== job 6472 ==
// cnn_accel
module cnn_accel (
    input  logic        clk,
    input  logic        rst,
    input  logic        wr_en,
    input  logic        wr_sel,      
    input  logic [5:0]  wr_addr,
    input  logic [7:0]  wr_data,
    input  logic        start,
    output logic        ready,
    output logic        out_valid,
    output logic [15:0] out_data
);
Size in the first run: about 750 flip-flops.
Settings: LEC_CHECK=0, CAP_MARGIN=20, CORE_MARGIN=2, CORE_UTILIZATION=72, CTS_CLUSTER_SIZE=10, SLEW_MARGIN=20; clock period 11.6 ns.
run.sh (not shown) runs the stock make flow with config.mk's settings and CLKGATE_MAP_FILE=.
Job 6472 finished every stage and its layout cleared the timing, design-rule and antenna checks.
#### Input delta (job 2264 over job 6472)
# job 6472
export LEC_CHECK = 0
export CAP_MARGIN = 20
export CORE_MARGIN = 2
export CORE_UTILIZATION = 72
export CTS_CLUSTER_SIZE = 10
export SLEW_MARGIN = 20
create_clock -name core_clock -period 11.6 [get_ports {clk}]
# job 2264
export LEC_CHECK = 0
export ABC_AREA = 1
export CAP_MARGIN = 20
export CORE_MARGIN = 2
export CORE_UTILIZATION = 66
export SLEW_MARGIN = 20
create_clock -name core_clock -period 5.64 [get_ports {clk}]
### Flow results
Every stage of job 2264 finished as expected; the final checks, on the other hand, flagged negative setup slack, which means the layout fails. Cmp job 2264 vs job 6472: sum of met2 wire segment lengths after detailed routing higher in job 2264. Comparing job 2264 and job 6472, the higher worst hold-check slack is on job 6472. Of job 2264 and job 6472, job 2264 shows the higher growth of design area from synthesis to finish, with job 6472 below it. For final cell count, dividing the value from job 2264 by the value from job 6472 gives 1.4.
Relative to job 2264, the following input files were edited for job 8627:
# job 2264
export LEC_CHECK = 0
export ABC_AREA = 1
export CAP_MARGIN = 20
export CORE_MARGIN = 2
export CORE_UTILIZATION = 66
export SLEW_MARGIN = 20
create_clock -name core_clock -period 5.64 [get_ports {clk}]
# job 8627
export LEC_CHECK = 0
export CAP_MARGIN = 20
export CORE_MARGIN = 2
export CORE_UTILIZATION = 66
export CTS_CLUSTER_SIZE = 35
export SLEW_MARGIN = 20
create_clock -name core_clock -period 6.18 [get_ports {clk}]
### Flow results
Job 8627 gives more worst hold slack than job 2264 did. Comparing job 8627 and job 2264, area inside the core boundary is lower on job 8627. Although job 8627 finished all stages, its layout failed final checks on negative setup slack. Although it ran to completion, job 2264 produced a layout that fails the final checks because of negative setup slack. On job 8627: clock power share is 11 points lower than what job 2264 gave. | worst endpoint data arrival time | higher: job 8627 |. | clock skew | job 8627 vs job 2264 | 0.013 ns lower |. Adder and majority gate portion of the synthesized area (job 8627 over job 2264): increase, 0.60 points. Job 2264 leaves less setup margin than job 8627.

---

Setup of job 4567:
Starting RTL as in the previous note.
make LEC_CHECK=0 ABC_AREA=1 CAP_MARGIN=20 CORE_MARGIN=2 CORE_UTILIZATION=72 CTS_CLUSTER_DIAMETER=104 HOLD_SLACK_MARGIN=0.27 PLACE_DENSITY_LB_ADDON=0.03 SETUP_SLACK_MARGIN=1.82 SLEW_MARGIN=20 finish   # period 7.22 ns
To summarise job 4567: no stage aborted, but the layout did not pass its checks, failing on negative setup slack.
diff inputs: job 4567 => job 8280
Settings: removing PLACE_DENSITY_LB_ADDON (formerly 0.03); removing CTS_CLUSTER_DIAMETER (formerly 104); removing SETUP_SLACK_MARGIN (formerly 1.82); removing HOLD_SLACK_MARGIN (formerly 0.27); changing CORE_UTILIZATION from 72 to 40; removing ABC_AREA (formerly 1); changing the clock period (ns, I/O delays scaled along) from 7.22 to 10.0.
### Flow results
- Job 8280 reached the final stage; the timing, design-rule and antenna checks on its layout passed.
- In job 4567 the implementation ran to completion but is not tape-out ready, as the final checks report negative setup slack.
- Summary: power of the clock network, job 8280 better than job 4567
- Job 8280 vs job 4567, number of cells on the worst reg-to-reg path went down by 6.
- Clock slew seen by the registers of the worst setup and hold paths essentially unchanged between job 4567 and job 8280.
- When the final numbers for job 8280 and job 4567 were put side by side, the wire length reported by the detailed router turned out to be smaller in job 8280.
- Critical path data required time (lower): job 4567
- Job 8280 against job 4567: final design utilization went down by 38 points; setup TNS went up by 1.40 ns; global-route wire length before repair went down by 24 mm; setup slack went up by 2.21 ns.
Modified inputs, job 7641 compared to job 8280
Settings: an added CTS_CLUSTER_DIAMETER of 313; an added GPL_TIMING_DRIVEN of 0; an added MAX_ROUTING_LAYER of met4; an added CELL_PAD_IN_SITES_GLOBAL_PLACEMENT of 2; a change of SLEW_MARGIN from 20 to 35.
[summary]
Job 7641 completed every stage of the flow, and the final layout passed the timing, design-rule and antenna checks.
Job 7641 ended up with a higher met1 usage than job 8280 did.
Job 8280 → job 7641: switching share of power shows an increase of 3.3 points, minimum setup slack in the final design now smaller.
#### Input delta (job 1649 over job 7641)
Settings: GPL_TIMING_DRIVEN no longer set, was 0; CORE_UTILIZATION now 57, was 40; CTS_CLUSTER_DIAMETER no longer set, was 313; MAX_ROUTING_LAYER no longer set, was met4; CELL_PAD_IN_SITES_GLOBAL_PLACEMENT no longer set, was 2; SLEW_MARGIN now 20, was 35; the clock period (ns, I/O delays scaled along) now 5.2, was 10.0.
[summary]
Job 1649: complete, dirty (negative setup slack)
The clock network fraction of design power of job 1649 is lower than that of job 7641.
STATUS clock skew: job 1649 wins against job 7641
Looking at time the final worst path needs with I/O delays and setup across both flows, job 1649 is the stronger of the two, with job 7641 trailing.
Job 1649 vs. job 7641: part of the total power dissipated in combinational logic went up by 4.6 points.
No activity file was given, so power comes from the tool's default toggle rates.
